File: flow/design.v
module atan
(
    input                       clk         ,
    input                       rst_n       ,
    input                       trig        ,
    output                      vld         ,
    input       signed  [16:0]  para_in     ,
    output  reg signed  [11:0]  atany            
);
reg                     run_latch   ;
reg             [3:0]   cnt         ;
reg     signed  [18:0]  tmp1        ;
reg     signed  [18:0]  tmp2        ;
wire    signed  [19:0]  y0          ;
reg     signed  [19:0]  xr          ;
reg     signed  [19:0]  yr          ;
reg     signed  [19:0]  x2          ;
reg     signed  [19:0]  y2          ;
always @(posedge clk or negedge rst_n)
begin
    if (!rst_n)
        run_latch <= 1'b0;
    else
    begin
        if (trig)
            run_latch <= 1'b1;
        else if (cnt == 4'd9)
            run_latch <= 1'b0;
    end
end
always @(posedge clk or negedge rst_n)
begin
    if (!rst_n)
        cnt <= 4'd0;
    else
    begin
        if (run_latch)
            cnt <= cnt + 4'd1;
        else
            cnt <= 4'd0;
    end
end
assign vld = (cnt == 4'd10);
assign y0 = para_in<<2;
always @(*)
begin
    if (run_latch)
    begin
        case(cnt)
            4'd0:
            begin
                tmp1 = y2>>>1;
                tmp2 = x2>>>1;
            end
            4'd1:
            begin
                tmp1 = y2>>>2;
                tmp2 = x2>>>2;
            end
            4'd2:
            begin
                tmp1 = y2>>>3;
                tmp2 = x2>>>3;
            end
            4'd3:
            begin
                tmp1 = y2>>>4;
                tmp2 = x2>>>4;
            end
            4'd4:
            begin
                tmp1 = y2>>>5;
                tmp2 = x2>>>5;
            end
            4'd5:
            begin
                tmp1 = y2>>>6;
                tmp2 = x2>>>6;
            end
            4'd6:
            begin
                tmp1 = y2>>>7;
                tmp2 = x2>>>7;
            end
            4'd7:
            begin
                tmp1 = y2>>>8;
                tmp2 = x2>>>8;
            end
            4'd8:
            begin
                tmp1 = y2>>>9;
                tmp2 = x2>>>9;
            end
            4'd9:
            begin
                tmp1 = y2>>>10;
                tmp2 = x2>>>10;
            end
            default:     
            begin
                tmp1 = 19'd0;
                tmp2 = 19'd0;
            end
        endcase
    end
    else
    begin
        tmp1 = 19'd0;
        tmp2 = 19'd0;
    end
end
always @(*)
begin
    if (run_latch)
    begin
        if ((x2[19] == y2[19]) | (x2 == 20'd0) | (y2 == 20'd0))
        begin
            xr = x2 + tmp1;
            yr = y2 - tmp2;
        end
        else
        begin
            xr = x2 - tmp1;
            yr = y2 + tmp2;
        end
    end
    else
    begin
        xr = 20'd0;
        yr = 20'd0;
    end
end
always @(posedge clk or negedge rst_n)
begin
    if (!rst_n)
    begin
        x2 <= 20'd0;
        y2 <= 20'd0;
    end
    else
    begin
        if (trig)
        begin
            if (~para_in[16]) 
            begin
                x2 <= 20'd1024 + y0;
                y2 <= y0 - 20'd1024;
            end
            else  
            begin
                x2 <= 20'd1024 - y0;
                y2 <= y0 + 20'd1024;
            end
        end
        else if (run_latch)
        begin
            x2 <= xr;
            y2 <= yr;
        end
    end
end
always @(posedge clk or negedge rst_n)
begin
    if (!rst_n)
        atany <= 12'd0;
    else 
    begin
        if (trig)
        begin
            if (~para_in[16]) 
                atany <= 12'd804;
            else 
                atany <= 12'd3292;
        end
        else if (run_latch)
        begin
            case (cnt)
                4'd0: 
                begin
                    if ((x2[19] == y2[19]) | (x2 == 20'd0) | (y2 == 20'd0))
                        atany <= atany + 12'd475;
                    else
                        atany <= atany - 12'd475;
                end
                4'd1: 
                begin
                    if ((x2[19] == y2[19]) | (x2 == 20'd0) | (y2 == 20'd0)) 
                        atany <= atany + 12'd251;
                    else
                        atany <= atany - 12'd251;
                end
                4'd2: 
                begin
                    if ((x2[19] == y2[19]) | (x2 == 20'd0) | (y2 == 20'd0)) 
                        atany <= atany + 12'd127;
                    else
                        atany <= atany - 12'd127;
                end
                4'd3: 
                begin
                    if ((x2[19] == y2[19]) | (x2 == 20'd0) | (y2 == 20'd0))
                        atany <= atany + 12'd64;
                    else
                        atany <= atany - 12'd64;
                end
                4'd4: 
                begin
                    if ((x2[19] == y2[19]) | (x2 == 20'd0) | (y2 == 20'd0))
                        atany <= atany + 12'd32;
                    else
                        atany <= atany - 12'd32;
                end
                4'd5: 
                begin
                    if ((x2[19] == y2[19]) | (x2 == 20'd0) | (y2 == 20'd0))
                        atany <= atany + 12'd16;
                    else
                        atany <= atany - 12'd16;
                end
                4'd6: 
                begin
                    if ((x2[19] == y2[19]) | (x2 == 20'd0) | (y2 == 20'd0))
                        atany <= atany + 12'd8;
                    else
                        atany <= atany - 12'd8;
                end
                4'd7: 
                begin
                    if ((x2[19] == y2[19]) | (x2 == 20'd0) | (y2 == 20'd0))
                        atany <= atany + 12'd4;
                    else
                        atany <= atany - 12'd4;
                end
                4'd8: 
                begin
                    if ((x2[19] == y2[19]) | (x2 == 20'd0) | (y2 == 20'd0))
                        atany <= atany + 12'd2;
                    else
                        atany <= atany - 12'd2;
                end
                4'd9: 
                begin
                    if ((x2[19] == y2[19]) | (x2 == 20'd0) | (y2 == 20'd0))
                        atany <= atany + 12'd1;
                    else
                        atany <= atany - 12'd1;
                end
            endcase
        end
    end
end
endmodule
File: flow/run.sh
#!/bin/bash
# the make line also repeats each setting of config.mk as NAME=value (left out here)
make -C /OpenROAD-flow-scripts/flow DESIGN_CONFIG=/design/flow/config.mk WORK_HOME=/design/flow/orfs CLKGATE_MAP_FILE= finish
File: flow/config.mk
export PLATFORM = sky130hd
export DESIGN_NAME = atan
export DESIGN_NICKNAME = atan
export VERILOG_FILES = /design/flow/design.v
export SDC_FILE = /design/flow/constraint.sdc
export NUM_CORES = 4
export LEC_CHECK = 0
export ABC_AREA = 0
export CAP_MARGIN = 20
export CELL_PAD_IN_SITES_GLOBAL_PLACEMENT = 3
export CORE_ASPECT_RATIO = 0.5
export CORE_MARGIN = 2
export CORE_UTILIZATION = 40
export CTS_CLUSTER_DIAMETER = 210
export CTS_CLUSTER_SIZE = 99
export GPL_ROUTABILITY_DRIVEN = 0
export HOLD_SLACK_MARGIN = -0.09
export PLACE_DENSITY_LB_ADDON = 0.29
export SETUP_SLACK_MARGIN = -0.29
export SLEW_MARGIN = 20
export TNS_END_PERCENT = 15
File: flow/constraint.sdc
create_clock -name core_clock -period 6.0 [get_ports {clk}]
set_input_delay 1.2000 -clock core_clock [delete_from_list [all_inputs] [get_ports {clk}]]
set_output_delay 1.2000 -clock core_clock [all_outputs]
set_load 0.01 [all_outputs]
==> results of run 1 <==
-- layout make-up --
class | instances | area, um2
Timing Repair Buffer | 71 | 615.6
Tap cell | 344 | 430.4
Multi-Input combinational cell | 1171 | 7986
Inverter | 50 | 187.7
Clock buffer | 14 | 264.0
Fill cell | 2616 | 14060
Sequential cell | 57 | 1430
Clock inverter | 2 | 60.06
-- per-layer routing --
layer  part of all wire  track usage  up-vias
met2               0.43       0.4711      555
met1               0.46       0.4157     5367
met3              0.084      0.05640       83
met4              0.030       0.1264        0
met5                  0            0        -
li1                   -            -     5174
-- per-stage QoR --
stage	setup slack (ps)	hold slack, ps	util
after floorplan	633.0	480.4	-
after global placement	699.3	501.4	0.4254
after detailed placement	623.8	524.4	0.4254
after CTS	614.4	530.0	0.4384
after global routing	33.56	564.7	0.4384
final	473.1	526.0	0.4384
==> summary.txt, run 1 <==
Flow results follow.

Antenna repair during routing inserted a diode count of 0. Per the post-CTS timing run, clock transition at the registers of the reported paths is roughly 60 ps. Input and output buffers added on the ports amount to 32. Per the STA report, the cell with the highest stage delay on the worst path is sky130_fd_sc_hd__nor4b_2. The flow ran to the end and the layout has no timing, DRC or antenna violations. Per the GRT congestion report, total overflow comes to 0. The maximum root-to-sink buffer count is 2. The number of endpoints with negative hold slack in the final report is 0. The number of sinks driven by the clock tree is 57. The final cycle utilization of the critical path is 0.9212.

In the global route stage, overall resource usage came out at 0.3030. In this run the remaining antenna-violating nets after routing total 0. Of the post-synthesis cell area, the part taken by muxes is 0.03530. The overall die width is ~230 um.

In the post-route report, total wirelength is listed as around 40000 um. The data arrival time of the critical path is between 5000 and 6000 ps. The report lists the number of standard-cell rows as slightly above 40. Post-CTS repair changed the size of 0 cells. STA lists the maximum fanout along the critical path as 29. The height of the die is roughly 120 um. The most numerous cell type found on the critical path is sky130_fd_sc_hd__o21ai_0. In this run the most critical hold path is launched from cnt[0]. Per the synthesis report, the dominant area consumer among library cells is sky130_fd_sc_hd__dfrtp_1. The synthesis report lists the most area-consuming cells as sky130_fd_sc_hd__dfrtp_1 (14%), sky130_fd_sc_hd__ha_1 (8.5%), sky130_fd_sc_hd__xnor2_1 (5.9%). The reg-to-reg startpoint is cnt[0].

The most numerous cell in the Yosys netlist is sky130_fd_sc_hd__nand2_1. The floorplan step records an initial core utilization of 0.4050.

The post-synthesis register bit count is approximately 57. The async set-or-reset flop fraction in the synthesized netlist is 1.000. The count of buffer and inverter cells on the critical path is 2. The sum of net half-perimeters after detailed placement is 29880 um.

The number of nets in the synthesized netlist is 1491. Entering global routing, the biggest net connects about 59 pins. The number of detailed-route iterations in the first pass is 6. Looking at the post-CTS report, the setup buffer insertion count equals 0. Across all register-to-register paths, the minimum setup slack is between 400 and 500 ps.

The worst flop-to-flop path endpoint is y2[18]. The share of the Yosys chip area taken by registers is 0.1407. Using the TritonRoute via totals, the vias-per-cell ratio works out to 6.541. Looking at the setup timing report, the critical path kind is flop to flop. The number of non-filler instances in the completed layout is roughly 1700. In this run the clock root is driven by a sky130_fd_sc_hd__clkbuf_16.

In this run the critical path is formed by inv_1 -> ha_2 -> buf_4 -> and3b_1 -> o2bb2ai_1 -> nor4b_2 -> nand4b_1 -> o21ai_0 -> nand4_1 -> a41oi_1 -> ha_1 -> a21oi_1 -> nand2_1 -> a221o_1 -> a221oi_1 -> o21ai_0 -> xnor2_1 -> o21ai_0. The area of the core region is 25030 um2. The element type at the critical path end is a flop. The worst endpoint required time is about 6300 ps. The largest stage delay on the critical path is ~440 ps. The number of design rule violations left after detail routing is 0. Per STA, the endpoint of the critical path is y2[18]. The clock latency on the worst-skew pair is about 370 ps. The DRC violation total after the first TritonRoute iteration is 1427. Counting tap cells, the placed design contains a total of between 1500 and 2000 instances.

The final net count is 1458. Yosys reports that the most numerous cell types are sky130_fd_sc_hd__nand2_1 (132), sky130_fd_sc_hd__a21oi_1 (117), sky130_fd_sc_hd__o21ai_0 (102). The number of different library cells in the post-synthesis netlist is 86. The STA report counts the stages on the worst setup path as 18. Setup repair after global routing left no endpoint under its margin.

Synthesis produced a netlist whose cell count is roughly 1400. Post-synth the commonest register cell is sky130_fd_sc_hd__dfrtp_1. Counting flops with a built-in enable in the synthesized netlist gives 0. The post-detailed-placement cell area is about 11000 um2. After synthesis the cells add up to about 10000 um2. In the hold report, the worst path ends at cnt[0]. The total CTS buffers is 9. The final setup skew is about 10 ps.

The H-tree was split into 3 levels. The type recorded for the worst min-delay path is flop to flop. The worst reg2reg path depth is 18. In the Yosys report the total cell count is 1393. The achievable clock frequency is approximately 180 MHz.

Of the post-synthesis cell area, the dominant cell type holds 0.1407. Per the synthesis report, the AND-OR/OR-AND share of the synthesized area is 0.3522. Broken down by cell family, the worst path's largest delay share belongs to AND-OR/OR-AND gates. The logs give a warning total of 33.

Dividing the detail-routed wire length by the instance count gives 23.60 um. The final critical path time including I/O delays and setup is about 5500 ps. The initial antenna violation count came to 0.

The parity-gate share of the synthesized area counting xor and xnor cells is 0.08898. At the pin with the least slew margin, the transition time is around 990 ps. The report gives the cell count of the worst hold path as 1. The biggest combinational cell group after synthesis is AND-OR/OR-AND gates. The summed negative setup slack over all endpoints is 0 ps.

In this run the maximum-capacitance check reported violations numbering 0. The number of vias after detailed routing is approximately 11000. The number of global-route vias before repair was a little over 10000. TritonCTS built the clock tree.

The synthesis report lists the Yosys warning total as 1. The origin of the worst setup path is cnt[0]. The total I/O pin count is 33. The worst slew slack as a fraction of its limit is 0.3330. The nature of the critical path startpoint is a flop.

Per the run report, area growth between synthesis and finish was 8.244%. The post-CTS hold buffer count recorded in the log is 0. The area enclosed by the die boundary is around 27000 um2. The global-route wire length before repair is 62090 um. The post-synthesis share of cell area spent on full adders, half adders and majority gates is 0.1029. For reference, the post-synthesis area per instance comes to 7.278 um2. The final standard cell area without fillers is 10970 um2. In the final report, the number of endpoints failing setup comes to 0.

The count of final max-slew check failures is 0. Post-synthesis, Yosys gives the total cell area as 10140 um2. The area fraction in and, or, nand and nor cells after synthesis is 0.2068.
==> inputs of run 2 (changes only) <==
- CELL_PAD_IN_SITES_GLOBAL_PLACEMENT: 3 -> not set
- CORE_ASPECT_RATIO: 0.5 -> 1.98
- CTS_CLUSTER_DIAMETER: 210 -> 208
- HOLD_SLACK_MARGIN: -0.09 -> 0.27
- PLACE_DENSITY_LB_ADDON: 0.29 -> 0.3
- SETUP_SLACK_MARGIN: -0.29 -> not set
- TNS_END_PERCENT: 15 -> 20
==> run 2 against run 1 <==
Net effect: critical path depth down 2; synthesized area unchanged; die area about the same; final cell count down 0.12%; core utilization up 0.14 points; via count up 6.3%; maximum frequency down 4.7%; highest routed layer unchanged; wire length up 8.8%; non-clock buffer count up 6; clock skew down 4.7 ps; final area up 0.73%.
==> summary.txt, run 2 <==
Flow results follow.

In the post-route report, total wirelength is listed as ~44000 um. The commonest cells after synthesis are sky130_fd_sc_hd__nand2_1 (132), sky130_fd_sc_hd__a21oi_1 (117), sky130_fd_sc_hd__o21ai_0 (102). The final setup skew is approximately 5.5 ps.

The share of the Yosys chip area taken by registers is 0.1407. The post-synthesis register bit count is ~57. The first global-routing pass estimated between 60000 and 70000 um of wire. The worst slack after detailed placement is 408.3 ps. The final report gives the core utilization as 0.4398. The worst hold path cell count is 1. The number of detailed-route iterations in the first pass is 8.

The final cycle utilization of the critical path is 0.9669. The worst setup path is of the flop to flop kind. The count of fill cells added during filler insertion is around 2500. Looking at the critical path, the single cell with the biggest stage delay is sky130_fd_sc_hd__a211oi_1.

The final critical path time including I/O delays and setup is between 5000 and 6000 ps. The initial antenna violation count is 0. The synthesis run identifies the leading combinational cell family as AND-OR/OR-AND gates. The overall die width is approximately 120 um. The total number of yosys warnings is 1.

The final setup violation count is 0. The mean instance size in the synthesized netlist is approximately 7.3 um2. The most numerous cell in the Yosys netlist is sky130_fd_sc_hd__nand2_1.

At the end of the flow, the number of nets in the layout was roughly 1500. In this run the most critical hold path is launched from cnt[0]. The count of inserted antenna diode cells is 0. The total number of cells along the worst setup path is 16.

The summed negative setup slack over all endpoints is 0 ps. The dominant cell type by area after synthesis is sky130_fd_sc_hd__dfrtp_1. The run finished with no timing, DRC or antenna violations. The worst slew slack as a fraction of its limit is 0.2753.

Post-CTS timing repair inserted 0 buffers for setup. For this design, the CTS-stage hold fixing added 0 buffers. The number of nets handed over by synthesis was 1491. The endpoint of the worst hold path is cnt[0]. The element type at the critical path end is a flop. Static timing analysis puts the maximum clock frequency at 172.4 MHz. The maximum root-to-sink buffer count is 2.

The main flop type is sky130_fd_sc_hd__dfrtp_1. The timing report gives the biggest stage delay along the critical path as around 840 ps. In the synthesized netlist, the number of instances is between 1000 and 1500.

The destination of the critical timing path is x2[19]. The clock slew at the register clock pins of the worst setup and hold paths is around 60 ps. In the synthesized netlist the async set-or-reset flop fraction comes to 1.000.

The worst setup path is launched from a flop. For this run, the detailed router reports a per-instance via density of ~7.0. The total CTS buffers is 9. For this run, design rule violations remaining after detail routing come to 0. The root buffer cell chosen for the clock tree is sky130_fd_sc_hd__clkbuf_16. The data arrival time of the critical path is around 6100 ps. The area fraction in and, or, nand and nor cells after synthesis is 0.2068. The total cell area reported by yosys after synthesis is a little over 10000 um2.

According to the timing report, the data required time at the worst endpoint equals ~6300 ps. The initial core utilization is 0.4033. The total overflow left after global routing is 0. Per the final timing report, the hold violations number 0. The reg-to-reg startpoint is cnt[3].

The count of nets left with antenna violations once routing finished came out at 0. Logic depth along the worst register-to-register path is recorded as 16. From bottom edge to top edge, the die measures roughly 230 um. The die covers roughly 27000 um2.

After legalization and detailed placement, the total HPWL measured 31830 um. Row generation in the floorplan step produced about 82 rows.

At the later pin of the worst-skew pair, clock insertion delay measures between 300 and 400 ps. The post-synthesis instance area is 10140 um2. Entering global routing, the biggest net connects approximately 65 pins. Of the total synthesized cell area, the portion taken by full adders, half adders and majority gates is 0.1029.

Per the synthesis report, the AND-OR/OR-AND share of the synthesized area is 0.3522. TritonCTS built the clock tree. TritonRoute output was used to compute an average wire per cell of 25.70 um. The cell seen most often among critical-path stages is sky130_fd_sc_hd__buf_4. For reference, the critical path cell chain is buf_4 -> nand3b_1 -> buf_4 -> o21ai_0 -> a211oi_1 -> a31oi_1 -> o31ai_1 -> xnor2_1 -> ha_1 -> and3_1 -> and4_1 -> a21o_1 -> o221a_2 -> a31o_2 -> or4b_1 -> nand3_1.

The worst path meets setup with 198.8 ps of slack. The critical path contains buffers and inverters numbering 2 combined. For reference, the critical path is launched at cnt[3]. The actual slew at the worst max-slew pin is 1073 ps. Relative to the synthesized area, the layout overhead comes to 9.034%. The share of the synthesized area in the top cell type is 0.1407.

The number of port buffers is 32. The floorplan step defined a core boundary enclosing approximately 25000 um2.

The clock tree has to reach 57 sinks. The worst flop-to-flop path endpoint is x2[19]. Max-slew check failures listed in the final report amount to 0. The max-capacitance violation count is 0. The total global routing track utilization is 0.3314. Setup repair after global routing left no endpoint under its margin.

By area the synthesized netlist is led by sky130_fd_sc_hd__dfrtp_1 (14%), sky130_fd_sc_hd__ha_1 (8.5%), sky130_fd_sc_hd__xnor2_1 (5.9%). The stage logs contain a warning count of 33. For reference, the mux area share after synthesis is 0.03530.

The number of different library cells in the post-synthesis netlist is between 80 and 90. The yosys stat cell total is approximately 1400.

The critical-path maximum fanout is 40. In this run, the number of DRC markers left after iteration 0 of detailed routing was around 1400. The minimum setup slack among reg-to-reg paths is roughly 200 ps. The parity-gate share of the synthesized area counting xor and xnor cells is 0.08898.

According to the I/O placement log, the pin count is 33. The number of synthesized flops with an enable pin is 0.

The H-tree was split into 3 levels. The tightest min-delay check is of the flop to flop type. The number of global-route vias before repair is about 12000.

The family of cells with the greatest summed delay on the critical path is AND-OR/OR-AND gates. The number of vias after detailed routing is around 12000.
run 2: layout make-up:
cell class              instances  area (um2)  share of cell area
inverters                      50       187.7             0.01698
repair buffers                 77       660.6             0.05976
well taps                     336       420.4             0.03803
clock inverters                 4       97.59            0.008828
clock buffers                  12       266.5             0.02411
flip-flops and latches         57        1430              0.1294
multi-input cells            1171        7991              0.7229
run 2: repair_timing:
item,CTS,global route
gates resized,0,1
endpoints found under the hold margin,0,0
endpoints found under the setup margin,0,2
run 2: per-stage QoR:
step           cells  area (um2)  hold slack [ps]
2_1_floorplan   1393       10140            480.4
3_3_place_gp    1691       10690            511.1
3_5_place_dp    1691       10690            527.6
4_1_cts         1707       11050            536.5
5_1_grt         1707       11050            583.4
6_report        1707       11050            530.3
run 2: layer usage:
metal  up-vias  global-route usage  wire length, um
met5         -                   0                0
met4         0              0.2934             5150
met3       373             0.09033             3846
met2       789              0.5532            21220
met1      5554              0.3223            13660
li1       5170                   -                -
==> inputs of run 3 (changes only) <==
- ABC_AREA: 0 -> 1
- CAP_MARGIN: 20 -> 5
- CORE_ASPECT_RATIO: 1.98 -> not set
- CORE_UTILIZATION: 40 -> 72
- CTS_CLUSTER_DIAMETER: 208 -> 41
- CTS_CLUSTER_SIZE: 99 -> 85
- GPL_ROUTABILITY_DRIVEN: 0 -> not set
- HOLD_SLACK_MARGIN: 0.27 -> not set
- PLACE_DENSITY_LB_ADDON: 0.3 -> 0.21
- TNS_END_PERCENT: 20 -> not set
- clock period: 6.0 -> 4.03 ns (I/O delays scaled with it)
==> run 3 against run 2 <==
Net effect: the run now fails in 5_1_grt; synthesized area rose by 4.2%; synthesized cell count rose by 31%; die area fell by 41%.
==> summary.txt, run 3 <==
Numbers from the implementation run.

sky130_fd_sc_hd__nand2_1 is the most common cell in the netlist. According to the floorplan report, the total die area is ~16000 um2. The number of different library cells in the post-synthesis netlist is around 50. Yosys mapped a number of flops with a built-in enable equal to 0. For this run, the number of Yosys warnings is 1. Port buffering added 32 buffers. Synthesis handed over a netlist of around 1800 instances.

The maximum root-to-sink buffer count is 2. The first error in the log reads "[ERROR GRT-0232] Routing congestion too high. Check the congestion heatmap in the GUI". Per the synthesis report, the adder-cell share of the synthesized area is 0.09878. The post-placement cell count is just over 2000. The tree is rooted in a sky130_fd_sc_hd__clkbuf_16. After detailed placement, the total cell area comes to 11700 um2.

The total CTS buffers is 9. The number of sinks driven by the clock tree is approximately 57. It got as far as 5_1_grt and failed there.

Synthesis inferred ~57 register bits. The mean instance size in the synthesized netlist is slightly below 6 um2. The async set-or-reset flop fraction in the synthesized netlist is 1.000. The parity-gate share of the synthesized area counting xor and xnor cells is 0.06218.

The total global routing track utilization is 0.8055. The H-tree level count is 3. The number of hold buffers added after CTS was 0. The flow did not finish.

Of the total synthesized cell area, the portion taken by AND, OR, NAND and NOR gates is 0.3535. The biggest combinational cell group after synthesis is simple AND/OR/NAND/NOR gates. The height of the die is around 130 um. Once detailed placement completed, the half-perimeter wirelength came to between 30000 and 40000 um. The total I/O pin count is 33. Per Yosys stat, the portion of area used by sequential elements is 0.1350.

The total overflow left after global routing is 93. RePlAce ended its routability-driven mode at a weighted congestion of 1.220. Summed over all instances, the cell type with the most area after synthesis is sky130_fd_sc_hd__nand2_1. The fraction of the mapped netlist area in compound gates is 0.2344. The initial core utilization is 0.7324. The number of nets in the synthesized netlist is about 1900. According to the floorplan log, the row count is between 40 and 50. The portion of synthesized area spent on multiplexers is 0. The synthesis report lists the most area-consuming cells as sky130_fd_sc_hd__nand2_1 (15%), sky130_fd_sc_hd__dfrtp_1 (14%), sky130_fd_sc_hd__ha_1 (8.2%).

Of the post-synthesis cell area, the dominant cell type holds 0.1471. According to the floorplan report, the die width is between 100 and 150 um. The yosys stat cell total is approximately 1800. By count the netlist is led by sky130_fd_sc_hd__nand2_1 (414), sky130_fd_sc_hd__inv_1 (195), sky130_fd_sc_hd__nor2_1 (194). Before any placement, the netlist area is recorded as approximately 11000 um2.

In the synthesized netlist the dominant register cell turns out to be sky130_fd_sc_hd__dfrtp_1. In the synthesis report, Yosys lists the chip area as about 11000 um2. In this run the standard cell core region covers 14420 um2.
run 3: stage by stage:
step	setup WS, ps	hold slack [ps]	util
after detailed placement	-335.4	512.1	0.8108
after floorplan	304.8	474.3	-
after CTS	1.420	499.4	0.8470
after global placement	-90.28	494.0	0.8108
run 3: metal layers:
layer,track usage,overflow
met1,0.8079,1
met4,0.8137,38
met2,0.9511,49
met3,0.6705,3
met5,0.3065,2
run 3: timing repair:
item,in CTS
gates resized,41
endpoints found under the setup margin,23
setup buffers,5
pin swaps,5
==> inputs of run 4 (changes only) <==
- ABC_AREA: 1 -> not set
- CAP_MARGIN: 5 -> 20
- CORE_UTILIZATION: 72 -> 68
- CTS_CLUSTER_DIAMETER: 41 -> 371
- CTS_CLUSTER_SIZE: 85 -> not set
- PLACE_DENSITY_LB_ADDON: 0.21 -> not set
- clock period: 4.03 -> 3.5 ns (I/O delays scaled with it)
==> run 4 against run 3 <==
Net effect: the run fails in 4_1_cts; synthesized area decreased by 4.0%; die area increased by 1.6%; synthesized cell count decreased by 23%.
==> summary.txt, run 4 <==
Numbers from the implementation run.

The yosys stat cell total is ~1400. The area fraction in and, or, nand and nor cells after synthesis is 0.2068. The main flop type is sky130_fd_sc_hd__dfrtp_1. The sum of net half-perimeters after detailed placement is 35080 um. The initial core utilization is 0.6976. The synthesis stat section lists a flop and latch total of 57.

The dominant cell type by area after synthesis is sky130_fd_sc_hd__dfrtp_1. The height of the die is roughly 130 um. Sorting the synthesized cells by how often they occur yields sky130_fd_sc_hd__nand2_1 (132), sky130_fd_sc_hd__a21oi_1 (117), sky130_fd_sc_hd__o21ai_0 (102). The parity-gate share of the synthesized area counting xor and xnor cells is 0.08898. The last flow stage reached is 4_1_cts.

The share of the synthesized area in the top cell type is 0.1407. The synthesis report gives the async set-or-reset register share as 1.000. 33 I/O pins were placed.

The multiplexer share of the synthesized area is 0.03530. Per the synthesis report, the adder-cell share of the synthesized area is 0.1029. The initialized floorplan defines 44 standard-cell rows. Synthesis produced around 1400 cells. The chip area line in the Yosys stat output reads 10140 um2. The mean instance size in the synthesized netlist is between 7 and 8 um2. The first error in the log reads "[ERROR DPL-0038] Utilization greater than 100%, impossible to legalize". The weighted congestion reported at the end of routability-driven placement is 1.203.

The synthesis report lists the most area-consuming cells as sky130_fd_sc_hd__dfrtp_1 (14%), sky130_fd_sc_hd__ha_1 (8.5%), sky130_fd_sc_hd__xnor2_1 (5.9%). The flow did not finish. The net count after synthesis is between 1000 and 1500. Counting flops with a built-in enable in the synthesized netlist gives 0. The worst slack after detailed placement is -1365 ps. The biggest combinational cell group after synthesis is AND-OR/OR-AND gates. After synthesis, the netlist uses 86 different library cells. The share of the Yosys chip area taken by registers is 0.1407. The total number of yosys warnings is 1. The overall die width is around 130 um. Buffers placed on the I/O ports in this run total 32.

The fraction of the mapped netlist area in compound gates is 0.3522. The overall die size recorded for this design is ~16000 um2. The post-synthesis instance area is 10140 um2. The area of the core region is approximately 15000 um2.

The most frequently used library cell after synthesis is sky130_fd_sc_hd__nand2_1.
## run 4: stage by stage
stage	instances	instance area (um2)	TNS [ps]	hold slack (ps)	utilization
after detailed placement	1884	13400	-32260	614.6	0.9223
after global placement	1884	13400	-22470	593.8	0.9223
after floorplan	1393	10440	-15060	404.4	-
==> inputs of run 5 (changes only) <==
- CORE_UTILIZATION: 68 -> 66
- CTS_CLUSTER_DIAMETER: 371 -> 41
- clock period: 3.5 -> 4.84 ns (I/O delays scaled with it)
==> run 5 against run 4 <==
Net effect: now fails the layout checks on negative setup slack; synthesized cell count unchanged; die area increased by 2.9%; synthesized area unchanged.
==> summary.txt, run 5 <==
Flow results follow.

The flow ran to the end, but the layout failed its checks. The violated checks flagged are negative setup slack.

The clock latency on the worst-skew pair is 360 ps. The number of global-route vias before repair is between 10000 and 15000. The highest-delay cell along the critical path is sky130_fd_sc_hd__o32a_1.

In the final design database the tool counted ~1600 nets. The reg-to-reg startpoint is cnt[0]. The global-route wire length before repair is around 61000 um. The warning tally printed by Yosys for this design is 1. The clock slew at the register clock pins of the worst setup and hold paths is approximately 70 ps. The highest clock rate this design can be run at is 200.1 MHz. The yosys stat cell total is about 1400. Of the post-synthesis cell area, the dominant cell type holds 0.1407. After routing the design area is between 10000 and 15000 um2.

Per the detailed-route log, wirelength across all metal layers totals between 40000 and 50000 um. The finished layout holds between 1500 and 2000 standard cells, fillers aside. After technology mapping, the gate count stands at approximately 1400. Setup repair after global routing could not meet its margin everywhere. Entering global routing, the biggest net connects around 58 pins. The biggest combinational cell group after synthesis is AND-OR/OR-AND gates. The TritonCTS clock tree is done. The total global routing track utilization is 0.4760. RePlAce ended its routability-driven mode at a weighted congestion of approximately 1.0.

In the setup report, the worst path falls into the class flop to flop. The count of final max-slew check failures is 0.

The number of different library cells in the post-synthesis netlist is 86. The total I/O pin count is 33. The script reports the combined buffer and inverter count of the critical path as 2.

The number of warnings the tools reported is 37. In this run the full chip footprint comes out at between 15000 and 20000 um2. The total grt overflow is 0.

The number of detailed-route iterations in the first pass is 12. The nature of the critical path startpoint is a flop.

The CTS report gives the tree buffer count as 9. Yosys reports a chip area of slightly above 10000 um2. The total of hold buffers inserted after clock tree synthesis is 0. The overall die width is roughly 130 um. The number of endpoints with negative hold slack in the final report is 0. The commonest cells after synthesis are sky130_fd_sc_hd__nand2_1 (132), sky130_fd_sc_hd__a21oi_1 (117), sky130_fd_sc_hd__o21ai_0 (102). The post-synth count of flops with an enable pin is 0. The cell-mix breakdown from Yosys lists the compound-gate area share as 0.3522. After detailed placement, the total cell area comes to approximately 11000 um2.

The number of port buffers is 32. Walking the critical path from launch to capture passes 21 cell instances. STA classifies the critical path endpoint as a flop. The critical path maximum fanout is 5. The minimum setup slack among reg-to-reg paths is -160 ps.

Dividing the synthesized area by the synthesized cell count gives a little over 7 um2. The standard-cell row count is approximately 45. The area of the core region is roughly 15000 um2.

The critical hold path startpoint is x2[0]. Sorting the synthesis cell report by count puts at the top sky130_fd_sc_hd__nand2_1. Of the total synthesized cell area, the portion taken by full adders, half adders and majority gates is 0.1029.

The layout has between 1000 and 1500 filler cells. For this run, the slowest stage of the critical path takes 470 ps. The summed negative setup slack over all endpoints is -351.0 ps. The cell area that synthesis handed to floorplanning was about 10000 um2.

The endpoint of the worst hold path is x2[0]. The max-capacitance violation count is 0.

Per the detail_route report, vias per standard cell equal 7.558. For the worst reg-to-reg path, the endpoint reported by OpenROAD is x2[18]. The number of vias after detailed routing is about 13000. The post-synthesis register bit count is roughly 57.

Walking the worst path, the cells encountered are inv_2 -> ha_4 -> a222oi_1 -> mux2i_1 -> a222oi_1 -> nor2_1 -> inv_1 -> ha_4 -> nand3_4 -> o21ai_2 -> xnor2_1 -> o21ai_1 -> ha_1 -> or3_4 -> o21ai_4 -> a2111oi_4 -> o32a_1 -> a221o_1 -> a41oi_2 -> xor2_1 -> o21ai_1. The final cycle utilization of the critical path is 1.033. For this run the detailed placement stage logged an HPWL of roughly 29000 um. The area fraction in and, or, nand and nor cells after synthesis is 0.2068. The main flop type is sky130_fd_sc_hd__dfrtp_1.

The area added between synthesis and finish is 18.94%. The worst setup slack after layout is -158.6 ps.

The number of nets in the synthesized netlist is approximately 1500. The async set-or-reset flop fraction in the synthesized netlist is 1.000. The data arrival time reported for the critical path is 5220 ps. The final report lists the setup-violating endpoint count as 4. The H-tree level count is 3. The routed design shows a wire length per standard cell of around 25 um. Looking at the max-slew report, the worst-margin pin has a slew of 985.6 ps. Of all cell types, the one taking the most synthesized area is sky130_fd_sc_hd__dfrtp_1. The initial antenna violation count is 1.

The vertical die dimension reported for this design is ~130 um. The number of sinks driven by the clock tree is between 50 and 60. The number of cells on the worst reg-to-reg path is 21.

The parity-gate share of the synthesized area counting xor and xnor cells is 0.08898. Looking at the clock tree report, the maximum root-to-sink buffer count equals 2. The multiplexer share of the synthesized area is 0.03530. The cell family contributing the most delay on the critical path is AND-OR/OR-AND gates. The destination of the critical timing path is x2[18]. For reference, the top cells by area after synthesis are sky130_fd_sc_hd__dfrtp_1 (14%), sky130_fd_sc_hd__ha_1 (8.5%), sky130_fd_sc_hd__xnor2_1 (5.9%). The final critical path time including I/O delays and setup is 4999 ps. The detailed placer reported the number of placed instances as 1637.

The kind of path behind the tightest hold check is flop to flop. Across all checked pins, the minimum headroom to the slew limit is 0.3385. The initial utilization of the core area, before any placement, comes to 0.6719. The number of design rule violations left after detail routing is 0.

The DRC violation total after the first TritonRoute iteration is about 2400. Setup slack on the worst path after placement came out at -375.6 ps. The sequential-to-total area share from yosys stat is 0.1407.

The clock arrives with about 17 ps of skew. Hold analysis shows the worst path with a depth of 2. Tracing the worst setup path back leads to its startpoint at cnt[0]. The cell at the root of the clock tree is sky130_fd_sc_hd__clkbuf_16. Per the post-route antenna check, the number of violating nets is 0.

The worst endpoint required time is roughly 5000 ps.
[run 5: stage by stage]
step,hold slack [ps],utilization
after CTS,585.9,0.7704
after detailed placement,568.8,0.7459
after global routing,617.1,0.7990
after global placement,559.6,0.7459
after floorplan,480.4,-
final,573.6,0.7992
[run 5: metal layers]
layer / vias to the layer above / wire length (um) / share of wire / GRT usage
li1: 5423 / - / - / -
met5: - / 0 / 0 / 0
met3: 323 / 6044 / 0.15 / 0.1473
met2: 1153 / 17790 / 0.43 / 0.7430
met1: 5776 / 14800 / 0.36 / 0.5958
met4: 0 / 2955 / 0.071 / 0.2379
[run 5: final cells by class]
type,instances,area [um2],share of cell area
well taps,188,235.2,0.01951
multi-input cells,1171,8353,0.6927
repair buffers,194,1575,0.1306
flip-flops and latches,57,1431,0.1187
clock buffers,11,242.7,0.02013
diodes,1,2.502,0.0002075
inverters,50,187.7,0.01556
clock inverters,5,31.28,0.002594
[run 5: what timing repair did]
action	in CTS	in global routing
hold endpoints to repair	0	0
endpoints found under the setup margin	13	19
pin swaps	8	40
gates resized	19	63
buffers inserted	4	19
==> inputs of run 6 (changes only) <==
- ABC_AREA: not set -> 0
- CAP_MARGIN: 20 -> 15
- CORE_UTILIZATION: 66 -> 40
- CTS_CLUSTER_DIAMETER: 41 -> 210
- CTS_CLUSTER_SIZE: not set -> 99
- GPL_ROUTABILITY_DRIVEN: not set -> 0
- HOLD_SLACK_MARGIN: not set -> -0.09
- SETUP_SLACK_MARGIN: not set -> -0.6
- TNS_END_PERCENT: not set -> 15
- clock period: 4.84 -> 6.0 ns (I/O delays scaled with it)
==> run 6 against run 5 <==
Net effect: now clean on timing, DRC and antenna; final cell count rose by 1.0%; critical endpoint is now y2[18]; global-route usage shrank 19 points; maximum frequency shrank 13%.
==> summary.txt, run 6 <==
Flow results follow.

The count of final max-slew check failures is 0. The worst setup slack after layout is 254.8 ps. The end-of-flow timing check tallies setup violations at 0. The clock period could shrink to about 5700 ps.

The number of global-route vias before repair is 10450. The cell sequence reported for the critical path is ha_1 -> buf_4 -> a222oi_1 -> o221ai_1 -> a211oi_1 -> nand4b_1 -> o21ai_0 -> nand4_1 -> a41oi_1 -> ha_1 -> a21oi_1 -> nand2_1 -> a221o_1 -> a221oi_1 -> o21ai_0 -> xnor2_1 -> o21ai_0. Dividing the detail-routed via count by the number of cells gives 6.658.

The data arrival time of the critical path is about 6000 ps. The endpoint of the worst hold path is cnt[0]. The area of the core region is 25040 um2.

The area fraction in and, or, nand and nor cells after synthesis is 0.2068. The report puts the hold buffer count at CTS at 0. The sequential-to-total area share from yosys stat is 0.1407. The most critical setup path has its startpoint at cnt[0]. In the hold timing report, the worst path depth is 1.

The biggest combinational cell group after synthesis is AND-OR/OR-AND gates. The async set-or-reset flop fraction in the synthesized netlist is 1.000. The DRC violation total after the first TritonRoute iteration is 1896. Looking at the critical path, the single cell with the biggest stage delay is sky130_fd_sc_hd__a211oi_1. For the worst min-delay path, the startpoint reported by OpenROAD is cnt[0]. The first global-routing pass estimated just over 60000 um of wire. The data required time reported for the critical path is between 6000 and 7000 ps. For this block, the routed nets add up to approximately 38000 um of wire. The synthesized netlist cell count is 1393.

The total global routing track utilization is 0.2873. The initial antenna violation count is 0. The final setup skew is around 14 ps.

The achievable clock frequency is between 150 and 200 MHz. The area growth from synthesis to layout is 7.824%. The main flop type is sky130_fd_sc_hd__dfrtp_1.

The number of different library cells in the post-synthesis netlist is roughly 86. The maximum root-to-sink buffer count is 2. The number of sinks driven by the clock tree is approximately 57. STA reports the tightest min-delay check as being of type flop to flop. The initial core utilization is 0.4049. The most numerous cell in the Yosys netlist is sky130_fd_sc_hd__nand2_1.

The height of the die is between 150 and 200 um. The count of buffers added on input and output ports is 32. The number of design rule violations left after detail routing is 0. Yosys stat counts between 1000 and 1500 cells in the synthesized netlist.

Summed over all layers, the global routing overflow is 0. The highest metal layer carrying signal wires in the routed design is met4. The count of inserted antenna diode cells is 0. In the log, the iteration count for the first detailed-route pass is 8. The number of synthesized flops with an enable pin is 0. After synthesis, the cell types taking the most area are sky130_fd_sc_hd__dfrtp_1 (14%), sky130_fd_sc_hd__ha_1 (8.5%), sky130_fd_sc_hd__xnor2_1 (5.9%). The post-synthesis instance area is a little over 10000 um2.

Per the layout area report, the register area comes to about 1400 um2. The clock latency on the worst-skew pair is 360 ps. Walking the critical path from launch to capture passes 17 cell instances. The clock slew at the register clock pins of the worst setup and hold paths is 60 ps. The number of setup buffers added after CTS is 0. The cell seen most often among critical-path stages is sky130_fd_sc_hd__o21ai_0. The dominant cell type by area after synthesis is sky130_fd_sc_hd__dfrtp_1. The area enclosed by the die boundary is 26640 um2. The tally of nets with antenna violations remaining after routing is 0. Timing analysis after detailed placement gives a worst setup slack of 553.5 ps. For reference, the final report shows the hold violation count at 0. The reg-to-reg startpoint is cnt[0]. After synthesis, the most frequently instantiated cells are sky130_fd_sc_hd__nand2_1 (132), sky130_fd_sc_hd__a21oi_1 (117), sky130_fd_sc_hd__o21ai_0 (102). The TritonCTS clock tree is done.

The post-synthesis share of cell area spent on full adders, half adders and majority gates is 0.1029. The parity-gate share of the synthesized area counting xor and xnor cells is 0.08898. The synthesized netlist has a Yosys-reported chip area of between 10000 and 15000 um2. The share of the synthesized area in the top cell type is 0.1407. The nature of the critical path startpoint is a flop.

Across all layers, the routed design uses ~11000 vias. For this run, the share of the core covered by cells in the final layout is 0.4366. The worst setup path is captured at a flop. Detailed routing placed a total of 3164 um of wire on met3. In the final layout, the fill cell count is about 2600.

The area used by multi-input combinational logic is 7986 um2. The number of warnings the tools reported is 33. Per the timing report, the biggest fanout along the worst path comes to 16. The actual slew at the worst max-slew pin is 904.8 ps. The cell resize tally after clock tree synthesis is 0. The total length of routed met2 wires is 16610 um. The worst reg2reg path depth is 17. The worst flop-to-flop path endpoint is y2[18]. The destination of the critical timing path is y2[18]. The kind of critical path is flop to flop. Among cell families on the critical path, the largest total delay comes from AND-OR/OR-AND gates.

The wire length on met1 is 16920 um. The post-detailed-placement cell area is between 10000 and 15000 um2. The timing report notes that buffer and inverter cells on the critical path total 1.

Clock tree synthesis selected as its root buffer the cell sky130_fd_sc_hd__clkbuf_16. Per the post-synthesis stats, the area per cell is just over 7 um2. Per the CTS log, the maximum H-tree level is 3. The per-cell routed wire length is approximately 23 um. Post-route period utilization is reported as 0.9575. In this run the count of I/O pins placed on the die edge is 33. The post-synthesis register bit count is between 50 and 60. The largest stage delay on the critical path is 590 ps. Entering global routing, the biggest net connects between 50 and 60 pins. The fraction of the mapped netlist area in compound gates is 0.3522. The flow ran to the end and the layout has no timing, DRC or antenna violations.

According to the dpl log, the detail-placed design has an HPWL of 27980 um. The number of nets in the synthesized netlist is 1491. The worst slew slack as a fraction of its limit is 0.3905. The overall die width is approximately 160 um. The final standard cell area without fillers is between 10000 and 15000 um2. The standard-cell row count is 58.

Counting the buffers created by CTS gives 9. The warning tally printed by Yosys for this design is 1. The max-capacitance violation count is 0. The net count of the finished layout is between 1000 and 1500. For reference, the mux area share after synthesis is 0.03530. The minimum setup slack among reg-to-reg paths is approximately 250 ps.
## run 6: through the flow
step | cells | TNS [ps] | hold WS, ps
floorplan | 1393 | 0 | 480.4
global placement | 1678 | 0 | 506.7
detailed placement | 1678 | 0 | 525.1
CTS | 1694 | 0 | 531.8
global route | 1694 | -88.35 | 588.2
finish | 1694 | 0 | 524.6
## run 6: layout make-up
type	instances	area share
repair buffers	70	0.05563
inverters	50	0.01717
clock inverters	6	0.006181
well taps	330	0.03777
clock buffers	10	0.02186
multi-input cells	1171	0.7306
flip-flops and latches	57	0.1308
## run 6: metal layers
layer	vias up	global-route usage
li1	5167	-
met5	-	0
met3	120	0.03403
met1	5372	0.4144
met2	619	0.4317
met4	0	0.1183
==> inputs of run 7 (changes only) <==
- ABC_AREA: 0 -> 1
- CAP_MARGIN: 15 -> 20
- CORE_UTILIZATION: 40 -> 70
- CTS_CLUSTER_DIAMETER: 210 -> 57
- CTS_CLUSTER_SIZE: 99 -> 49
- GPL_ROUTABILITY_DRIVEN: 0 -> not set
- HOLD_SLACK_MARGIN: -0.09 -> not set
- PLACE_DENSITY: not set -> 0.73
- SETUP_SLACK_MARGIN: -0.6 -> 0.92
- TNS_END_PERCENT: 15 -> not set
- clock period: 6.0 -> 3.1 ns (I/O delays scaled with it)
==> run 7 against run 6 <==
Net effect: the run now fails in 3_5_place_dp; synthesized cell count increased by 31%; die area decreased by 40%; synthesized area increased by 4.2%.
==> summary.txt, run 7 <==
Numbers from the implementation run.

The flow did not finish. The last flow stage reached is 3_5_place_dp. The tool reported: "[ERROR DPL-0033] detailed placement checks failed during check placement".

The area fraction in and, or, nand and nor cells after synthesis is 0.3535. Per the synthesis report, the number of distinct cell types is approximately 50. Before any placement, the netlist area is recorded as around 11000 um2. The total area inside the core boundary comes to approximately 15000 um2. The commonest register cell is sky130_fd_sc_hd__dfrtp_1. The parity-gate share of the synthesized area counting xor and xnor cells is 0.06218. The yosys stat cell total is roughly 1800. The total number of yosys warnings is 1. In the post-synthesis netlist, the cell with the most instances is sky130_fd_sc_hd__nand2_1. Among the non-sequential cells, simple AND/OR/NAND/NOR gates take the most area. The number of port buffers is 32.

The number of synthesized flops with an enable pin is 0. Per the synth stats, the proportion of register bits with asynchronous set or reset is 1.000. The number of nets in the synthesized netlist is roughly 1900. The synthesized netlist handed to floorplanning was reported with a cell count of around 1800. The share of the synthesized area in the top cell type is 0.1471. The height of the die is 126.8 um. The multiplexer share of the synthesized area is 0. Counting instances in the post-synthesis netlist gives the leading cell types as sky130_fd_sc_hd__nand2_1 (414), sky130_fd_sc_hd__inv_1 (195), sky130_fd_sc_hd__nor2_1 (194). Of the synthesized area, sequential elements account for 0.1350. For this design the top-level I/O count stands at 33. The floorplan step records an initial core utilization of 0.7214. The cell-mix breakdown from Yosys lists the compound-gate area share as 0.2344. The area enclosed by the die boundary is about 16000 um2. Of all cell types, the one taking the most synthesized area is sky130_fd_sc_hd__nand2_1. The weighted congestion reported at the end of routability-driven placement is between 1 and 1.5. Sorting the synthesized cells by area gives the leading types as sky130_fd_sc_hd__nand2_1 (15%), sky130_fd_sc_hd__dfrtp_1 (14%), sky130_fd_sc_hd__ha_1 (8.2%). The overall die width is between 100 and 150 um. After synthesis the netlist holds a flip-flop and latch count of approximately 57.

The area recorded from the Yosys report for this design is ~11000 um2. The post-synthesis share of cell area spent on full adders, half adders and majority gates is 0.09878. The initialized floorplan defines ~44 standard-cell rows. The mean instance size in the synthesized netlist is between 5 and 6 um2.
[run 7: per-stage QoR]
step / setup TNS [ps] / hold WS (ps)
floorplan: -6147 / 324.4
global placement: -19270 / 562.7
==> inputs of run 8 (changes only) <==
- ABC_AREA: 1 -> not set
- CORE_UTILIZATION: 70 -> 71
- CTS_CLUSTER_DIAMETER: 57 -> not set
- CTS_CLUSTER_SIZE: 49 -> not set
- PLACE_DENSITY: 0.73 -> not set
- PLACE_DENSITY_LB_ADDON: not set -> 0.24
- SETUP_SLACK_MARGIN: 0.92 -> -0.41
- clock period: 3.1 -> 4.95 ns (I/O delays scaled with it)
==> run 8 against run 7 <==
Net effect: the layout now fails its checks (negative setup slack); synthesized cell count is 23% lower; die area decreased by 5.2%; synthesized area down 4.0%.
==> summary.txt, run 8 <==
Flow results follow.

The run finished, with violations left. Failing layout checks were recorded as negative setup slack. The floorplan step records an initial core utilization of 0.7276. The detail route stage leaves a number of antenna-violating nets equal to 0. Per STA, the worst path is made up of inv_1 -> ha_2 -> a222oi_1 -> mux2i_1 -> a222oi_1 -> nor2_1 -> inv_1 -> ha_1 -> nand3_1 -> o21ai_0 -> xnor2_1 -> o21ai_0 -> ha_1 -> or3_1 -> o21ai_0 -> a2111oi_0 -> buf_4 -> o32a_1 -> a221o_1 -> a41oi_1 -> xor2_1 -> o21ai_0. According to the hold report, the worst path is of the flop to flop type. Sorting the Yosys area breakdown by cell type puts at the top sky130_fd_sc_hd__dfrtp_1. The core utilization of the finished layout is 0.8201.

The height of the die is 123.5 um. The critical path is of the flop to flop type. The achievable clock frequency is between 150 and 200 MHz. Counting stages on the worst path, the most repeated cell is sky130_fd_sc_hd__o21ai_0.

The number of cells on the worst hold path is listed as 1. The parity-gate share of the synthesized area counting xor and xnor cells is 0.08898. The total of hold buffers inserted after clock tree synthesis is 0.

The worst setup path is captured at a flop. The fraction of the mapped netlist area in compound gates is 0.3522. The overall routed net length is between 30000 and 40000 um.

Of the combinational cells, the family taking the most area is AND-OR/OR-AND gates. The number of port buffers is 32. The count of inserted antenna diode cells is 0. The reg-to-reg startpoint is cnt[0]. STA puts the critical path data required time at around 5200 ps. The critical hold path startpoint is cnt[0]. Counting instances in the post-synthesis netlist gives the leading cell types as sky130_fd_sc_hd__nand2_1 (132), sky130_fd_sc_hd__a21oi_1 (117), sky130_fd_sc_hd__o21ai_0 (102). The highest-delay cell along the critical path is sky130_fd_sc_hd__a222oi_1.

The area of the core region is between 10000 and 15000 um2. The first global-routing pass estimated approximately 60000 um of wire. The tool warning count for the run is 33. In this run the count of I/O pins placed on the die edge is 33. The max-capacitance violation count is 0. The transition time recorded at the tightest slew-check pin is between 800 and 900 ps. The DRC violation total after the first TritonRoute iteration is approximately 2500. The final hold violation count recorded for this run is 0.

The worst path in the final design needs a cycle of approximately 5200 ps, including I/O delays and setup. TritonCTS built the clock tree. According to the floorplan log, the row count is roughly 43. The post-detailed-placement cell area is between 10000 and 15000 um2. The final standard cell area without fillers is about 11000 um2. On the final layout, the worst clock skew is about 11 ps.

The critical-path maximum fanout is 6. The main area contributors are sky130_fd_sc_hd__dfrtp_1 (14%), sky130_fd_sc_hd__ha_1 (8.5%), sky130_fd_sc_hd__xnor2_1 (5.9%). The number of design rule violations left after detail routing is 0. The family of cells with the greatest summed delay on the critical path is AND-OR/OR-AND gates. The worst slew slack as a fraction of its limit is 0.4121.

The largest net degree at the start of global routing is between 50 and 60. For this run, the post-layout net count is ~1500. The per-cell routed wire length is about 24 um. The share of the synthesized area in the top cell type is 0.1407.

The net count after synthesis is between 1000 and 1500. The area growth from synthesis to layout is 12.72%. Among all stages on the critical path, the maximum delay recorded is approximately 440 ps.

The worst setup slack after layout is -264.0 ps. The overall die width is approximately 120 um. The number of different library cells in the post-synthesis netlist is roughly 86. Once detailed placement completed, the half-perimeter wirelength came to around 30000 um. The total grt overflow is 0.

The warning tally printed by Yosys for this design is 1. The synthesized design contains 0 enable-type register cells.

The clock slew at the register clock pins of the worst setup and hold paths is around 70 ps. The sequential-to-total area share from yosys stat is 0.1407. CTS reports a maximum clock tree buffer depth of 2.

The async set-or-reset flop fraction in the synthesized netlist is 1.000. The endpoint of the worst hold path is cnt[0]. In the final report, the number of pins over their slew limit comes to 0. The number of detailed-route iterations in the first pass is 12. The number of global-route vias before repair was ~11000. The total global routing track utilization is 0.5200.

The final setup violation count is 7. For reference, the critical path is launched at cnt[0]. The area recorded from the Yosys report for this design is roughly 10000 um2.

Once placement completed, the tool counted placed cells totaling around 1600. The total number of cells along the worst setup path is 22. The timing report gives the worst reg2reg path a setup slack of -260 ps. For this block, the via count after detailed routing is 12450. The destination of the critical timing path is x2[18]. TritonCTS created 9 clock buffers. The post-synthesis register bit count is 57. The portion of synthesized area spent on multiplexers is 0.03530. At the end of routability-driven placement, the weighted congestion stood at between 1 and 1.5.

The count of buffer and inverter cells on the critical path is 3. The post-synthesis share of cell area spent on full adders, half adders and majority gates is 0.1029. Clock tree synthesis found a total of ~57 sinks.

The initial antenna violation count is 0. Logic depth along the worst register-to-register path is recorded as 22.

The number of non-filler instances in the completed layout is around 1600. The later pin in the worst-skew pair is clocked with a latency of 360 ps. sky130_fd_sc_hd__nand2_1 is the most common cell in the netlist.

The mean instance size in the synthesized netlist is 7.278 um2. In this run the cell area of the synthesized design comes to around 10000 um2.

Per the Yosys statistics, synthesis produced 1393 cells. The chip occupies roughly 15000 um2. The synthesized netlist cell count is between 1000 and 1500. In the finished design, the share of the clock period the worst path needs comes to 1.053. The cell at the root of the clock tree is sky130_fd_sc_hd__clkbuf_16. The area fraction in and, or, nand and nor cells after synthesis is 0.2068. The worst setup path is launched from a flop. The H-tree generated during clock tree synthesis spans 3 levels. For the worst setup path, the data arrival time is about 5400 ps. The per-cell via count in the routed design is between 7 and 8. The worst flop-to-flop path endpoint is x2[18]. Post-synth the commonest register cell is sky130_fd_sc_hd__dfrtp_1.

run 8: cell type report:
class / count / area [um2]
tap: 180 / 225.2
timing repair buffer: 152 / 1249
clock buffer: 9 / 225.2
fill: 972 / 2506
sequential: 57 / 1430
multi-input combinational: 1171 / 7986
inverter: 50 / 187.7
clock inverter: 7 / 125.1
run 8: stage by stage:
stage	hold slack [ps]	setup WS, ps	setup TNS (ps)
floorplan	480.4	-322.2	-731.0
global placement	507.2	216.2	0
detailed placement	514.9	-5.249	-5.249
CTS	524.8	-85.49	-85.49
global route	555.5	-449.4	-3574
finish	528.3	-264.0	-721.0
run 8: repair_timing:
item	CTS	global route
gates resized	0	0
setup buffers	0	1
endpoints found under the setup margin	0	1
run 8: routing by layer:
metal,wire length [um],part of all wire,global-route usage,vias to the layer above
met2,16310,0.41,0.7682,1132
met1,13590,0.34,0.6302,5616
li1,-,-,-,5351
met5,0,0,0.03472,-
met3,5973,0.15,0.1670,351
met4,3677,0.093,0.3743,0
==> inputs of run 9 (changes only) <==
- CORE_UTILIZATION: 71 -> 72
- CTS_CLUSTER_SIZE: not set -> 15
- HOLD_SLACK_MARGIN: not set -> 0.3
- SETUP_SLACK_MARGIN: -0.41 -> -0.37
- SLEW_MARGIN: 20 -> 40
- clock period: 4.95 -> 4.66 ns (I/O delays scaled with it)
==> run 9 against run 8 <==
Net effect: the run now fails in 5_1_grt; synthesized area stayed put; synthesized cell count stayed put; die area is 1.3% lower.
==> summary.txt, run 9 <==
Numbers from the implementation run.

The run stopped with a tool error. Progress stopped at 5_1_grt. The first error in the log reads "[ERROR GRT-0232] Routing congestion too high. Check the congestion heatmap in the GUI". The async set-or-reset flop fraction in the synthesized netlist is 1.000. The post-synthesis instance area is ~10000 um2. The total number of yosys warnings is 1. Summed over all instances, the cell type with the most area after synthesis is sky130_fd_sc_hd__dfrtp_1.

The synthesis run shows the most used standard cells to be sky130_fd_sc_hd__nand2_1 (132), sky130_fd_sc_hd__a21oi_1 (117), sky130_fd_sc_hd__o21ai_0 (102). The total global routing track utilization is 0.7325. RePlAce ended its routability-driven mode at a weighted congestion of between 1 and 1.5.

The area fraction in and, or, nand and nor cells after synthesis is 0.2068. In the floorplan report the effective utilization is 0.7332. The overall die width is between 100 and 150 um. Buffers inserted during clock tree synthesis total 9. After synthesis, the cell types taking the most area are sky130_fd_sc_hd__dfrtp_1 (14%), sky130_fd_sc_hd__ha_1 (8.5%), sky130_fd_sc_hd__xnor2_1 (5.9%). In the Yosys report the total cell count is between 1000 and 1500. The synthesized netlist cell count is ~1400.

Of the combinational cells, the family taking the most area is AND-OR/OR-AND gates. The number of nets in the synthesized netlist is around 1500. Per the post-place timing report, worst setup slack is -338.3 ps. The parity-gate share of the synthesized area counting xor and xnor cells is 0.08898. The main flop type is sky130_fd_sc_hd__dfrtp_1. The post-synthesis share of cell area spent on full adders, half adders and majority gates is 0.1029. In this run the standard cell core region covers between 10000 and 15000 um2. Including well taps, the total number of placed cells is ~1700. The total cell area reported by yosys after synthesis is between 10000 and 15000 um2. The total of hold buffers inserted after clock tree synthesis is 0. The total I/O pin count is 33.

The post-synth register bit count is between 50 and 60. Clock tree synthesis selected as its root buffer the cell sky130_fd_sc_hd__clkbuf_16. Per Yosys stat, the portion of area used by sequential elements is 0.1407. The most numerous cell in the Yosys netlist is sky130_fd_sc_hd__nand2_1. Of the total synthesized cell area, the portion taken by AND-OR and OR-AND cells is 0.3522. The total overflow left after global routing is 36.

Once detailed placement completed, the half-perimeter wirelength came to ~30000 um. The standard-cell row count is roughly 43. The H-tree was split into 3 levels. The vertical die dimension reported for this design is approximately 120 um.

The chip occupies between 15000 and 20000 um2. Summing all multiplexer cells gives an area fraction of 0.03530. Clock tree synthesis found a total of 57 sinks. Per the post-synthesis stats, the area per cell is between 7 and 8 um2. The share of the synthesized area in the top cell type is 0.1407. No sink is reached through more buffers than the 2 on the longest clock path. The number of different library cells in the post-synthesis netlist is around 86. Yosys mapped a number of flops with a built-in enable equal to 0. The number of port buffers is 32.
## run 9: metal layers
layer / GRT overflow / track usage
met5: 0 / 0.1354
met4: 17 / 0.6976
met3: 0 / 0.5804
met2: 19 / 0.9002
met1: 0 / 0.7505
## run 9: timing repair
item | in CTS
buffers inserted | 1
setup endpoints to repair | 5
pin swaps | 3
cloned | 0
gates resized | 6
## run 9: metrics by stage
step	setup TNS, ps	area, um2
3_5_place_dp	-1722	11530
3_3_place_gp	-177.8	11530
4_1_cts	-3586	11880
2_1_floorplan	-562.9	10150
==> inputs of run 10 (changes only) <==
- ABC_AREA: not set -> 1
- CAP_MARGIN: 20 -> 10
- CTS_CLUSTER_DIAMETER: not set -> 371
- CTS_CLUSTER_SIZE: 15 -> 79
- HOLD_SLACK_MARGIN: 0.3 -> not set
- PLACE_DENSITY_LB_ADDON: 0.24 -> not set
- SETUP_SLACK_MARGIN: -0.37 -> not set
- SLEW_MARGIN: 40 -> 20
- clock period: 4.66 -> 2.82 ns (I/O delays scaled with it)
==> run 10 against run 9 <==
Net effect: the flow stops in 3_5_place_dp; die area increased by 4.1%; synthesized area increased by 4.2%; synthesized cell count increased by 31%.
==> summary.txt, run 10 <==
Numbers from the implementation run.

The tool reported: "Error: detail_place.tcl, 38 bad optional access". The initialized floorplan defines ~44 standard-cell rows. The synthesized design contains 0 enable-type register cells. The share of the core area taken by cells at floorplan is 0.7324.

As logged by OpenROAD, the buffers inserted on ports number 32. After floorplanning, the core was sized to cover ~14000 um2. In the synthesized netlist, the number of instances is roughly 1800. The multiplexer share of the synthesized area is 0. After synthesis, the mean cell area works out to approximately 5.8 um2. The sequential-to-total area share from yosys stat is 0.1350.

The post-synthesis instance area is approximately 11000 um2. Among the non-sequential cells, simple AND/OR/NAND/NOR gates take the most area. Of the total synthesized cell area, the portion taken by AND, OR, NAND and NOR gates is 0.3535. The total number of yosys warnings is 1. Synthesis instantiated 50 different standard cells from the library. The post-synthesis register bit count is ~57. The weighted congestion reported at the end of routability-driven placement is approximately 1.2. The cell-mix breakdown from Yosys lists the XOR/XNOR area share as 0.06218.

The main flop type is sky130_fd_sc_hd__dfrtp_1. The total cell area reported by yosys after synthesis is between 10000 and 15000 um2. The commonest cells after synthesis are sky130_fd_sc_hd__nand2_1 (414), sky130_fd_sc_hd__inv_1 (195), sky130_fd_sc_hd__nor2_1 (194). The async set-or-reset flop fraction in the synthesized netlist is 1.000. The post-synthesis share of cell area spent on full adders, half adders and majority gates is 0.09878. The chip occupies around 16000 um2. The synthesis report lists the most area-consuming cells as sky130_fd_sc_hd__nand2_1 (15%), sky130_fd_sc_hd__dfrtp_1 (14%), sky130_fd_sc_hd__ha_1 (8.2%).

For this design the top-level I/O count stands at 33. The overall die width is approximately 130 um. The flow did not finish.

The synthesized design spends more area on one cell type than any other, namely sky130_fd_sc_hd__nand2_1. Per the run summary, the flow got no further than 3_5_place_dp. The fraction of the mapped netlist area in compound gates is 0.2344.

The share of synthesized area in the top cell type comes to 0.1471. The yosys stat cell total is 1818. The floorplan step set the die height to between 100 and 150 um.

At floorplan, the net count of the design was reported as around 1900. The most numerous cell in the Yosys netlist is sky130_fd_sc_hd__nand2_1.
## run 10: per-stage QoR
step	setup WS, ps	hold slack [ps]	cell area, um2
floorplan	-724.0	268.4	10860
global placement	-1082	557.4	14420
